==> run X: inputs <==
Design calculator, start of the top module:
module calculator(
	input newkey,
	input [4:0] keycode,
	input clk,
	input rst,
	output reg [19:0] x,
	output reg led							 
	);
Settings: LEC_CHECK=0, CAP_MARGIN=20, CORE_ASPECT_RATIO=1.42, CORE_MARGIN=2, CORE_UTILIZATION=36, CTS_CLUSTER_DIAMETER=333, HOLD_SLACK_MARGIN=0.12, MAX_ROUTING_LAYER=met4, MIN_ROUTING_LAYER=met1, SETUP_SLACK_MARGIN=3.1, SLEW_MARGIN=15, TNS_END_PERCENT=40; clock period 13.3 ns.
run.sh (not shown) runs the stock make flow with config.mk's settings and CLKGATE_MAP_FILE=.
==> run Y (differences from run X) <==
- ABC_AREA: unset -> 1
- CORE_UTILIZATION: 36 -> 63
- CTS_CLUSTER_SIZE: unset -> 98
- PLACE_DENSITY: unset -> 0.35
- SETUP_SLACK_MARGIN: 3.1 -> 0.05
==> run Z (differences from run X) <==
- CORE_ASPECT_RATIO: 1.42 -> unset
- CORE_UTILIZATION: 36 -> 40
- CTS_CLUSTER_DIAMETER: 333 -> unset
- HOLD_SLACK_MARGIN: 0.12 -> unset
- MAX_ROUTING_LAYER: met4 -> unset
- MIN_ROUTING_LAYER: met1 -> unset
- SETUP_SLACK_MARGIN: 3.1 -> unset
- SLEW_MARGIN: 15 -> 20
- TNS_END_PERCENT: 40 -> unset
==> flow/constraint.sdc (replaced) <==
create_clock -name core_clock -period 7.87 [get_ports {clk}]
set_input_delay 1.5740 -clock core_clock [delete_from_list [all_inputs] [get_ports {clk}]]
set_output_delay 1.5740 -clock core_clock [all_outputs]
set_load 0.01 [all_outputs]
==> run F (differences from run X) <==
- CORE_ASPECT_RATIO: 1.42 -> unset
- CORE_UTILIZATION: 36 -> 65
- CTS_CLUSTER_DIAMETER: 333 -> unset
- HOLD_SLACK_MARGIN: 0.12 -> unset
- MAX_ROUTING_LAYER: met4 -> unset
- MIN_ROUTING_LAYER: met1 -> unset
- SETUP_SLACK_MARGIN: 3.1 -> unset
- SLEW_MARGIN: 15 -> 20
- TNS_END_PERCENT: 40 -> unset
==> flow/constraint.sdc (replaced) <==
create_clock -name core_clock -period 8.22 [get_ports {clk}]
set_input_delay 1.6440 -clock core_clock [delete_from_list [all_inputs] [get_ports {clk}]]
set_output_delay 1.6440 -clock core_clock [all_outputs]
set_load 0.01 [all_outputs]
==> results.sh <==
# yosys + openroad results
export IMPL_top_cells_by_area="fa_1 37%, nand2_1 16%, inv_1 15%, ha_1 12%, dfxtp_1 4.8%"
export IMPL_netlist_instances=2472
export IMPL_combPwrFrac_pct=60.4
export IMPL_initCoreUtil_pct=63.7
export IMPL_nNetsFinal=2940
export IMPL_vias_per_cell=5.45
export IMPL_status="finished clean"
export IMPL_worst_slack_ns=6.13
export IMPL_fmax_mhz=139
# the run above: run Y

==> results.sh <==
# yosys + openroad results
export IMPL_netlist_instances=1871
export IMPL_fmax_mhz=132
export IMPL_worst_slack_ns=0.272
export IMPL_vias_per_cell=5.52
export IMPL_status="finished clean"
export IMPL_top_cells_by_area="fa_1 39%, ha_1 13%, and2_1 8.3%, inv_1 7.5%, dfxtp_1 5.1%"
# the run above: run Z

==> results.sh <==
# yosys + openroad results
export IMPL_worst_slack_ns=0.586
export IMPL_top_cells_by_area="fa_1 39%, ha_1 13%, and2_1 8.3%, inv_1 7.5%, dfxtp_1 5.1%"
export IMPL_netlist_instances=1871
export IMPL_combPwrFrac_pct=55.5
export IMPL_status="finished clean"
export IMPL_synth_seq_area_share_pct=5.14
export IMPL_initCoreUtil_pct=65.5
export IMPL_nNetsFinal=2338
export IMPL_vias_per_cell=6.11
export IMPL_fmax_mhz=131
# the run above: run F

==> results.sh <==
# yosys + openroad results
export IMPL_nNetsFinal=2326
export IMPL_p_sw_mw=0.336
export IMPL_combPwrFrac_pct=56.0
export IMPL_top_cells_by_area="fa_1 39%, ha_1 13%, and2_1 8.3%, inv_1 7.5%, dfxtp_1 5.1%"
export IMPL_final_util_pct=38.3
export IMPL_status="finished clean"
export IMPL_vias_per_cell=5.46
export IMPL_fmax_mhz=127
export IMPL_initCoreUtil_pct=36.2
export IMPL_netlist_instances=1871
# the run above: run X


* * *

==> run a: inputs <==
==> flow/design.v <==
module calculator(
	input newkey,
	input [4:0] keycode,
	input clk,
	input rst,
	output reg [19:0] x,
	output reg led							 
	);
	localparam PLUS = 1'd0;					 
	localparam TIMES = 1'd1;				 
	localparam CLEAR20 = 20'd0;				 
	localparam CLEAR2 = 2'd0;				 
	localparam CLEAR1 = 1'd0;				 
	reg [19:0] y;
	reg op;
	reg [19:0] nextX;
	reg [19:0] nextY;
	reg nextOp;
	reg nextLED;
	reg [2:0] select;
	wire [19:0] sum;
	wire [19:0] product;
	wire [19:0] result;
	wire [19:0] ovp;						 
	wire ovs;								 
	always @ (posedge clk)
		begin
			if (rst)
				begin
					x <= CLEAR20;
					y <= CLEAR20;
					op <= CLEAR1;
					led <= CLEAR1;
				end
			else
				begin
					x <= nextX;
					y <= nextY;
					op <= nextOp;
					led <= nextLED;
				end
		end
  always @ (select, x, y, op, led, result, ovp, ovs, keycode)
		case(select)
			3'd0:						 
				begin
              		nextX = x;
					nextY = y;
					nextOp = op;
					nextLED = led;
				end
			3'd1:						 
				begin
              		nextX = CLEAR20;
					nextY = x;
					nextOp = PLUS;
					nextLED = CLEAR1;
				end
			3'd2:						 
				begin
              		nextX = CLEAR20;
					nextY = x;
					nextOp = TIMES;
					nextLED = CLEAR1;
				end
			3'd3:						 
				begin
              		nextX = result;
					nextY = y;
					nextOp = op;
					nextLED = op ? (ovp != 0) : ovs;
				end	
			3'd4:						 
				begin
              		nextX = CLEAR20;
					nextY = CLEAR20;
					nextOp = CLEAR1;				 
					nextLED = CLEAR1;
				end
			3'd7:						 
				begin
              		nextX = {x[15:0],keycode[3:0]};	 
					nextY = y;
					nextOp = op;
					nextLED = CLEAR1;
				end
			default:					 
				begin
              		nextX = x;
					nextY = y;
					nextOp = op;
					nextLED = led;
				end
		endcase
	always @ (newkey, keycode)
		begin
			if(!newkey)	select <= 3'd0;				 
			else if(keycode[4]) select <= 3'd7;		 
			else select <= keycode[2:0];			 
		end
	assign result = op ? product : sum;				 
	assign {ovp, product} = x * y;					 
	assign {ovs, sum} = x + y;						 
endmodule	
==> flow/run.sh <==
#!/bin/bash
# the make line also repeats each setting of config.mk as NAME=value (left out here)
make -C /OpenROAD-flow-scripts/flow DESIGN_CONFIG=/design/flow/config.mk WORK_HOME=/design/flow/orfs CLKGATE_MAP_FILE= finish
==> flow/config.mk <==
export PLATFORM = sky130hd
export DESIGN_NAME = calculator
export DESIGN_NICKNAME = calculator
export VERILOG_FILES = /design/flow/design.v
export SDC_FILE = /design/flow/constraint.sdc
export NUM_CORES = 4
export LEC_CHECK = 0
export CAP_MARGIN = 20
export CORE_MARGIN = 2
export CORE_UTILIZATION = 70
export CTS_CLUSTER_DIAMETER = 32
export SLEW_MARGIN = 20
==> flow/constraint.sdc <==
create_clock -name core_clock -period 6.74 [get_ports {clk}]
set_input_delay 1.3480 -clock core_clock [delete_from_list [all_inputs] [get_ports {clk}]]
set_output_delay 1.3480 -clock core_clock [all_outputs]
set_load 0.01 [all_outputs]
==> inputs of run b, as changes to run a <==
- CORE_UTILIZATION: 70 -> 40
- CTS_CLUSTER_DIAMETER: 32 -> unset
==> flow/constraint.sdc (replaced) <==
create_clock -name core_clock -period 10.0 [get_ports {clk}]
set_input_delay 2.0000 -clock core_clock [delete_from_list [all_inputs] [get_ports {clk}]]
set_output_delay 2.0000 -clock core_clock [all_outputs]
set_load 0.01 [all_outputs]
==> inputs of run c, as changes to run a <==
- CORE_UTILIZATION: 70 -> 17
- CTS_CLUSTER_DIAMETER: 32 -> unset
==> flow/constraint.sdc (replaced) <==
create_clock -name core_clock -period 12.2 [get_ports {clk}]
set_input_delay 2.4400 -clock core_clock [delete_from_list [all_inputs] [get_ports {clk}]]
set_output_delay 2.4400 -clock core_clock [all_outputs]
set_load 0.01 [all_outputs]
==> comparison table <==
First-pass GRT wire length: run c 78.5 mm; run a 81.6 mm; run b 79.7 mm
Pwr Density: run c 40.7 mW/mm^2; run a 81.0 mW/mm^2; run b 54.1 mW/mm^2
Clock period minus worst slack: run c 7.87 ns; run a 6.90 ns; run b 7.73 ns
Fraction of power consumed by combinational cells: run c 0.560; run a 0.612; run b 0.544
Start point of the critical path: run c x[8]; run a y[2]; run b x[9]
Launch point of the worst hold path: run c x[5]; run a y[8]; run b x[1]
Total length of routed met3 wires: run c 2.24 mm; run a 5.27 mm; run b 3.33 mm
Die Y: run c 314 um; run a 157 um; run b 206 um
Detailed router's first-iteration violation count: run c 1060; run a 1445; run b 946
Rows: run c 113; run a 55; run b 74
Data buffer area share: run c 0.0311; run a 0.0971; run b 0.0306
Number of antenna violations at the first check in global routing: run c 0; run a 1; run b 0
Routed vias: run c 12900; run a 14400; run b 13100
Layout Utilization: run c 0.191; run a 0.810; run b 0.426
Required @ worst endpoint: run c 12.39 ns; run a 6.92 ns; run b 10.19 ns
Count of instances resized after the clock tree is built: run c 0; run a 45; run b 0
Layout Area Growth over Synthesis: run c 11.4%; run a 12.9%; run b 5.63%
Met2 routing resource usage after global routing: run c 0.168; run a 0.720; run b 0.411
Status: run c complete, no violations; run a complete, but fails checks; run b complete, no violations
Layout check failures: run c -; run a negative setup slack; run b -
Final cycle utilization of the critical path: run c 0.645; run a 1.02; run b 0.773
Instance area at placement: run c 0.0181 mm^2; run a 0.0181 mm^2; run b 0.0171 mm^2
Max frequency: run c 0.127 GHz; run a 0.145 GHz; run b 0.129 GHz
Fin area: run c 0.0182 mm^2; run a 0.0184 mm^2; run b 0.0173 mm^2
Sequential Power: run c 0.000182 W; run a 0.000307 W; run b 0.000230 W
Worst-case vdd ir drop: run c 0.0000605 V; run a 0.000107 V; run b 0.0000626 V

* * *

==> inputs of wip/xenon <==
RTL: the design.v shown in full above, as it stands there.
make LEC_CHECK=0 CAP_MARGIN=20 CORE_MARGIN=2 CORE_UTILIZATION=72 PLACE_DENSITY=0.38 SETUP_SLACK_MARGIN=1.49 SLEW_MARGIN=20 finish   # period 7.12 ns
==> inputs of wip/pepper, as changes to wip/xenon <==
--- a/flow/config.mk
+++ b/flow/config.mk
@@ -6,7 +6,9 @@
 export NUM_CORES = 4
 export LEC_CHECK = 0
+export ABC_AREA = 1
 export CAP_MARGIN = 20
 export CORE_MARGIN = 2
 export CORE_UTILIZATION = 72
+export CTS_CLUSTER_DIAMETER = 162
 export PLACE_DENSITY = 0.38
 export SETUP_SLACK_MARGIN = 1.49
==> inputs of wip/cedar, as changes to wip/xenon <==
--- a/flow/config.mk
+++ b/flow/config.mk
@@ -9,5 +9,5 @@
 export CORE_MARGIN = 2
 export CORE_UTILIZATION = 72
-export PLACE_DENSITY = 0.38
-export SETUP_SLACK_MARGIN = 1.49
+export MAX_ROUTING_LAYER = met4
+export PLACE_DENSITY = 0.79
 export SLEW_MARGIN = 20
==> flow/constraint.sdc (replaced) <==
create_clock -name core_clock -period 8.22 [get_ports {clk}]
set_input_delay 1.6440 -clock core_clock [delete_from_list [all_inputs] [get_ports {clk}]]
set_output_delay 1.6440 -clock core_clock [all_outputs]
set_load 0.01 [all_outputs]
==> comparison table <==
	wip/pepper	wip/xenon	wip/cedar
Cell count after placement	2766	2168	2119
Finished layout cell area	19720 µm²	18900 µm²	17060 µm²
Part of the total power dissipated in combinational logic	65.8%	63.1%	54.4%
DR WL met2	26.88 mm	24.92 mm	22.46 mm
Insertion delay to the later sink of the worst-skew pair	0.31 ns	0.30 ns	0.31 ns
Sequential power	0.000334 W	0.000303 W	0.000275 W
# resized after CTS	122	121	0
Run status	no timing/DRC/antenna violations	no timing/DRC/antenna violations	no timing/DRC/antenna violations
Setup repair after global routing missed its margin	yes	yes	no
Reg-to-reg slack, setup	0.55 ns	0.22 ns	0.56 ns
Number of vias per cell	6.024	6.578	6.375
Power share of the clock group	14.9%	16.6%	21.5%
Met1 routed wirelength after detailed routing	19.87 mm	18.99 mm	17.88 mm
Max rail drop VDD	0.1014 mV	0.1047 mV	0.08675 mV
Tightest hold margin	0.5414 ns	0.6027 ns	0.5482 ns
Top fanout value on the critical path	5	10	21
Power is estimated from default activity; no workload was simulated.
